Setup of job 105:
==> flow/design.v (excerpt) <==
module processor
(
	output reg w_en,
	output reg done,
	output reg [7:0] addr,
	output reg [31:0] data_out,
	input clk,
	input rst_n,
	input start,
	input [31:0] data_in
);
	parameter RESET = 3'd0;
	parameter READ_DATA = 3'd1;
	parameter READ_INSTRUCTON = 3'd2;
	parameter DELAY = 3'd3;
	parameter EXECUTE = 3'd4;
	parameter ADD = 3'd0;
	parameter SUB = 3'd1;
	parameter MUL = 3'd2;
	parameter TR = 3'd3;
	parameter DET = 3'd4;
	reg [2:0] cs,ns;
	reg [1:0] read_data_counter;
	reg [3:0] a11,a12,a21,a22,b11,b12,b21,b22;
	always@(posedge clk or negedge rst_n)begin
		if(~rst_n) cs <= RESET;
		else cs <= ns;
	end
	always@(*)begin
		case(cs)
			RESET : ns = (start & rst_n) ? READ_DATA : RESET;
			READ_DATA : ns = (read_data_counter == 2) ? READ_INSTRUCTON : READ_DATA;
			READ_INSTRUCTON : ns = DELAY;
			DELAY : ns = EXECUTE;
			EXECUTE : ns = RESET;
			default : ns = RESET;
		endcase
	end
	always@(posedge clk or negedge rst_n)begin
		if(~rst_n)begin
			done <= 0;
			w_en <= 0;
			addr <= 8'd255;
			data_out <= 0;
			read_data_counter <= 0;
			a11 <= 0;
			a12 <= 0;
  ...
==> flow/config.mk <==
export PLATFORM = sky130hd
export DESIGN_NAME = processor
export DESIGN_NICKNAME = processor
export VERILOG_FILES = /design/flow/design.v
export SDC_FILE = /design/flow/constraint.sdc
export NUM_CORES = 4
export LEC_CHECK = 0
export CAP_MARGIN = 20
export CORE_MARGIN = 3
export CORE_UTILIZATION = 50
export CTS_CLUSTER_DIAMETER = 101
export CTS_CLUSTER_SIZE = 100
export HOLD_SLACK_MARGIN = -0.06
export PLACE_DENSITY = 0.37
export SLEW_MARGIN = 20
==> flow/constraint.sdc <==
create_clock -name core_clock -period 7.0 [get_ports {clk}]
set_input_delay 1.4000 -clock core_clock [delete_from_list [all_inputs] [get_ports {clk}]]
set_output_delay 1.4000 -clock core_clock [all_outputs]
set_load 0.01 [all_outputs]
run.sh (not shown) runs the stock make flow with config.mk's settings and CLKGATE_MAP_FILE=.
Job 105: PASS, flow complete, no timing, DRC or antenna violations
Setup changes, job 105 to job 102
==> flow/config.mk <==
export PLATFORM = sky130hd
export DESIGN_NAME = processor
export DESIGN_NICKNAME = processor
export VERILOG_FILES = /design/flow/design.v
export SDC_FILE = /design/flow/constraint.sdc
export NUM_CORES = 4
export LEC_CHECK = 0
export CAP_MARGIN = 15
export CELL_PAD_IN_SITES_DETAIL_PLACEMENT = 1
export CORE_MARGIN = 4
export CORE_UTILIZATION = 40
export CTS_CLUSTER_DIAMETER = 373
export CTS_CLUSTER_SIZE = 21
export GPL_TIMING_DRIVEN = 0
export MIN_ROUTING_LAYER = met2
export SETUP_SLACK_MARGIN = 1.73
export SLEW_MARGIN = 20
Notes after the runs:
- Between job 102 and job 105, it is job 102 whose clock skew is higher, by 0.015 ns.
- Between job 105 and job 102, count of placed standard cells in the final layout, fillers left out increased.
- Re worst setup margin: job 102 and job 105 aren't equal, and the higher value belongs to job 102.
- Lower via count goes to job 105 over job 102.
- Per the final summary, job 102 finished and its layout is clean on timing, DRC and antenna.


processor again, from the RTL that the note above started with.
// processor
module processor
(
	output reg w_en,
	output reg done,
	output reg [7:0] addr,
	output reg [31:0] data_out,
	input clk,
	input rst_n,
	input start,
	input [31:0] data_in
);
Settings: LEC_CHECK=0, CAP_MARGIN=20, CORE_MARGIN=3, CORE_UTILIZATION=54, CTS_CLUSTER_DIAMETER=307, CTS_CLUSTER_SIZE=100, HOLD_SLACK_MARGIN=-0.06, PLACE_DENSITY=0.37, SLEW_MARGIN=20, TNS_END_PERCENT=15; clock period 7.0 ns.
Rerun with:
ABC_AREA = 1   (was default)
CORE_MARGIN = 2   (was 3)
CORE_UTILIZATION = 68   (was 54)
CTS_CLUSTER_DIAMETER = default   (was 307)
CTS_CLUSTER_SIZE = default   (was 100)
HOLD_SLACK_MARGIN = default   (was -0.06)
PLACE_DENSITY = default   (was 0.37)
TNS_END_PERCENT = default   (was 15)
clock period = 8.63 ns   (was 7.0 ns; I/O delays follow)
Core utilization increases by 14 points.
Non-clock buffer count decreases by 9.
Worst setup slack gains 1800 ps.
Critical path depth drops by 4.
Routed wire length goes up by about 7%.
Synthesized cell count increases by 30%.
Count of clock-buffer cells in the layout came out lower by 1.
Rerun with:
ABC_AREA = default   (was 1)
CORE_ASPECT_RATIO = 0.89   (was default)
CORE_UTILIZATION = 40   (was 68)
CTS_CLUSTER_DIAMETER = 344   (was default)
clock period = 5.65 ns   (was 8.63 ns; I/O delays follow)
Utilization falls by 30 points.
Register-to-register slack degrades by 2800 ps.
Final cell count fell by 10%.
Rerun with:
CORE_ASPECT_RATIO = default   (was 0.89)
CORE_UTILIZATION = 72   (was 40)
CTS_CLUSTER_DIAMETER = default   (was 344)
PLACE_DENSITY_LB_ADDON = 0.25   (was default)
SETUP_SLACK_MARGIN = 0.74   (was default)
clock period = 6.55 ns   (was 5.65 ns; I/O delays follow)
What happened:
- area after synthesis is unchanged
- fmax is lower by 7.0%
- global-route usage is higher by 15 points
- setup slack gains 510 ps
- wire length is lower by 8.2%
- die size is lower by 44%
- synthesized cell count is unchanged
- design area is lower by about 2.8%
- via count is higher by 4.0%
- clock-buffer cell count is lower by 1


processor again, from the RTL that the note above started with.
export LEC_CHECK = 0
export ABC_AREA = 1
export CAP_MARGIN = 40
export CORE_ASPECT_RATIO = 0.5
export CORE_MARGIN = 2
export CORE_UTILIZATION = 68
export CTS_CLUSTER_DIAMETER = 371
export CTS_CLUSTER_SIZE = 99
export PLACE_DENSITY = 0.82
export SETUP_SLACK_MARGIN = 2.04
export SLEW_MARGIN = 20
export TNS_END_PERCENT = 20
create_clock -name core_clock -period 6.98 [get_ports {clk}]
Next try:
ABC_AREA = default   (was 1)
CAP_MARGIN = 20   (was 40)
CORE_ASPECT_RATIO = default   (was 0.5)
CORE_UTILIZATION = 40   (was 68)
CTS_CLUSTER_DIAMETER = default   (was 371)
CTS_CLUSTER_SIZE = default   (was 99)
PLACE_DENSITY = default   (was 0.82)
SETUP_SLACK_MARGIN = default   (was 2.04)
TNS_END_PERCENT = default   (was 20)
clock period = 5.61 ns   (was 6.98 ns; I/O delays follow)
Die size climbs by 55%.
Area after synthesis drops by 7.3%.
Register-to-register slack got worse by 1.9 ns.
Sequential share of layout area climbs by 0.59 points.
Routed wire length drops by 9.3%.
Next try:
CORE_UTILIZATION = 25   (was 40)
Outcome:
- The new run ran to the end with no violations
- count of clock-buffer cells in the layout drops by 1
- routed wire length climbs by a few percent
- global-route usage drops by 7.6 points
- hold slack improved by 0.0086 ns
- first-iteration DRC count drops by about a fifth
- clock skew barely changes
- design area climbs by a few percent
- critical path depth drops by 1
- via count climbs slightly
- die area climbs by well over a third
Next try:
ABC_AREA = 1   (was default)
CAP_MARGIN = 15   (was 20)
CORE_UTILIZATION = 70   (was 25)
CTS_CLUSTER_DIAMETER = 28   (was default)
SETUP_SLACK_MARGIN = -0.12   (was default)
clock period = 4.01 ns   (was 5.61 ns; I/O delays follow)
=> With this change the flow finished with setup timing left. Via count is higher by 44%. Worst setup slack gets worse by 1.2 ns. Area after synthesis climbs by 7.8%. Die size fell by 61%. Register-to-register slack is worse by 1.2 ns. Routed wire length is higher by 31%.


Setup of oak:
Starting RTL as in the previous note.
## processor
module processor
(
	output reg w_en,
	output reg done,
	output reg [7:0] addr,
	output reg [31:0] data_out,
	input clk,
	input rst_n,
	input start,
	input [31:0] data_in
);
clock: 7.0 ns
lec_check: 0
cap_margin: 20
core_aspect_ratio: 0.5
core_margin: 3
core_utilization: 50
cts_cluster_diameter: 303
cts_cluster_size: 100
hold_slack_margin: -0.06
place_density: 0.37
slew_margin: 20
The following lists how pine was set up differently from oak:
- CORE_ASPECT_RATIO removed (was 0.5)
- ABC_AREA newly set to 1
- SETUP_SLACK_MARGIN newly set to 2.04
- CTS_CLUSTER_DIAMETER changed from 303 to 279
==> results <==
Going from oak to pine, final cycle utilization of the critical path shrinks by 13 points.
After synthesis and placement, the instance count of pine is above that of oak.
Side by side, actual transition at the worst max-transition pin turned out lower in pine than in oak.
Taking oak as the reference point, the register share after synthesis of pine falls by 1.3 points.
pine ended up with a higher register-to-register slack than oak did.
Mean instance size in the synthesized netlist came out lower on pine than on oak.
The met1 usage reported for pine is smaller than that of oak by 0.66 points.
--- input diff pine..birch ---
- ABC_AREA: 1 -> unset
- CTS_CLUSTER_DIAMETER: 279 -> 301
- TNS_END_PERCENT: unset -> 10
- SETUP_SLACK_MARGIN: 2.04 -> unset
### Flow results
birch | status: complete | timing, DRC, antenna: pass
birch reports its highest-utilization routing layer at the global route stage as met1 while pine reports met2.
Sequential share of the synthesized area, pine and birch: lower on pine
Across both runs, hold slack was higher for birch than for pine.
Status: count of final hold-check violations parity (pine, birch)
pine was routed with more vias than birch.
Against pine as the reference, birch delivers a lower post-layout utilization of the core.
Critical path depth (higher): pine
Taking pine as the reference, in birch tap cell count has decreased; count of buffer and inverter cells on the critical path fell by 2.


processor again, from the RTL that the note above started with.
==> flow/design.v (excerpt) <==
module processor
(
	output reg w_en,
	output reg done,
	output reg [7:0] addr,
	output reg [31:0] data_out,
	input clk,
	input rst_n,
	input start,
	input [31:0] data_in
);
	parameter RESET = 3'd0;
	parameter READ_DATA = 3'd1;
	parameter READ_INSTRUCTON = 3'd2;
	parameter DELAY = 3'd3;
	parameter EXECUTE = 3'd4;
	parameter ADD = 3'd0;
	parameter SUB = 3'd1;
	parameter MUL = 3'd2;
	parameter TR = 3'd3;
	parameter DET = 3'd4;
	reg [2:0] cs,ns;
	reg [1:0] read_data_counter;
	reg [3:0] a11,a12,a21,a22,b11,b12,b21,b22;
	always@(posedge clk or negedge rst_n)begin
		if(~rst_n) cs <= RESET;
		else cs <= ns;
	end
	always@(*)begin
		case(cs)
			RESET : ns = (start & rst_n) ? READ_DATA : RESET;
			READ_DATA : ns = (read_data_counter == 2) ? READ_INSTRUCTON : READ_DATA;
			READ_INSTRUCTON : ns = DELAY;
			DELAY : ns = EXECUTE;
			EXECUTE : ns = RESET;
			default : ns = RESET;
		endcase
	end
	always@(posedge clk or negedge rst_n)begin
		if(~rst_n)begin
			done <= 0;
			w_en <= 0;
			addr <= 8'd255;
			data_out <= 0;
			read_data_counter <= 0;
			a11 <= 0;
			a12 <= 0;
			a21 <= 0; 
			a22 <= 0;
			b11 <= 0;
			b12 <= 0;
			b21 <= 0;
			b22 <= 0;	
		end
		else begin
			case(ns)
				RESET : begin
					done <= 0;
					w_en <= 0;
					addr <= 8'd255;
					data_out <= 0;
					read_data_counter <= 0;
					a11 <= 0;
					a12 <= 0;
					a21 <= 0; 
  ...
clock: 3.3 ns
lec_check: 0
abc_area: 1
cap_margin: 30
core_margin: 2
core_utilization: 35
cts_cluster_diameter: 354
cts_cluster_size: 99
gpl_routability_driven: 1
gpl_timing_driven: 1
hold_slack_margin: -0.09
max_routing_layer: met4
min_routing_layer: met2
place_density_lb_addon: 0.29
slew_margin: 20
tns_end_percent: 45
The baseline completed, yet does not pass: setup timing.
Change:
- ABC_AREA: 1 -> unset
- CAP_MARGIN: 30 -> 20
- CORE_UTILIZATION: 35 -> 72
- CTS_CLUSTER_DIAMETER: 354 -> 28
- CTS_CLUSTER_SIZE: 99 -> unset
- GPL_ROUTABILITY_DRIVEN: 1 -> unset
- GPL_TIMING_DRIVEN: 1 -> unset
- HOLD_SLACK_MARGIN: -0.09 -> unset
- MIN_ROUTING_LAYER: met2 -> unset
- PLACE_DENSITY_LB_ADDON: 0.29 -> unset
- SETUP_SLACK_MARGIN: unset -> 1.33
- TNS_END_PERCENT: 45 -> unset
- clock period: 3.3 -> 4.7 ns (I/O delays scaled with it)
What happened:
- The changed run reached the layout checks and failed them: setup timing
- setup slack gains 1.1 ns
- design area drops by 14%
- critical path depth drops by 6
- wire length drops by 9.4%
- synthesized cell count drops by 23%
Change:
- ABC_AREA: unset -> 1
- CTS_CLUSTER_SIZE: unset -> 72
- PLACE_DENSITY_LB_ADDON: unset -> 0.19
=> Now the flow ran to the end with no violations; first-iteration DRC count rises by 45%; count of clock-buffer cells in the layout went up by 3; global-route usage fell by 0.20 points; critical path depth rises by 4; core utilization came out higher by 2.3 points; synthesized area increases by 7.8%; via count came out higher by 24%; cell count climbs by 25%.
Change:
- ABC_AREA: 1 -> unset
- CORE_UTILIZATION: 72 -> 58
- CTS_CLUSTER_DIAMETER: 28 -> unset
- CTS_CLUSTER_SIZE: 72 -> unset
- MAX_ROUTING_LAYER: met4 -> unset
- PLACE_DENSITY_LB_ADDON: 0.19 -> unset
- SETUP_SLACK_MARGIN: 1.33 -> 1.18
- clock period: 4.7 -> 4.88 ns (I/O delays scaled with it)
After rerunning: Die size is higher by about a fifth; worst setup slack gains 0.12 ns.
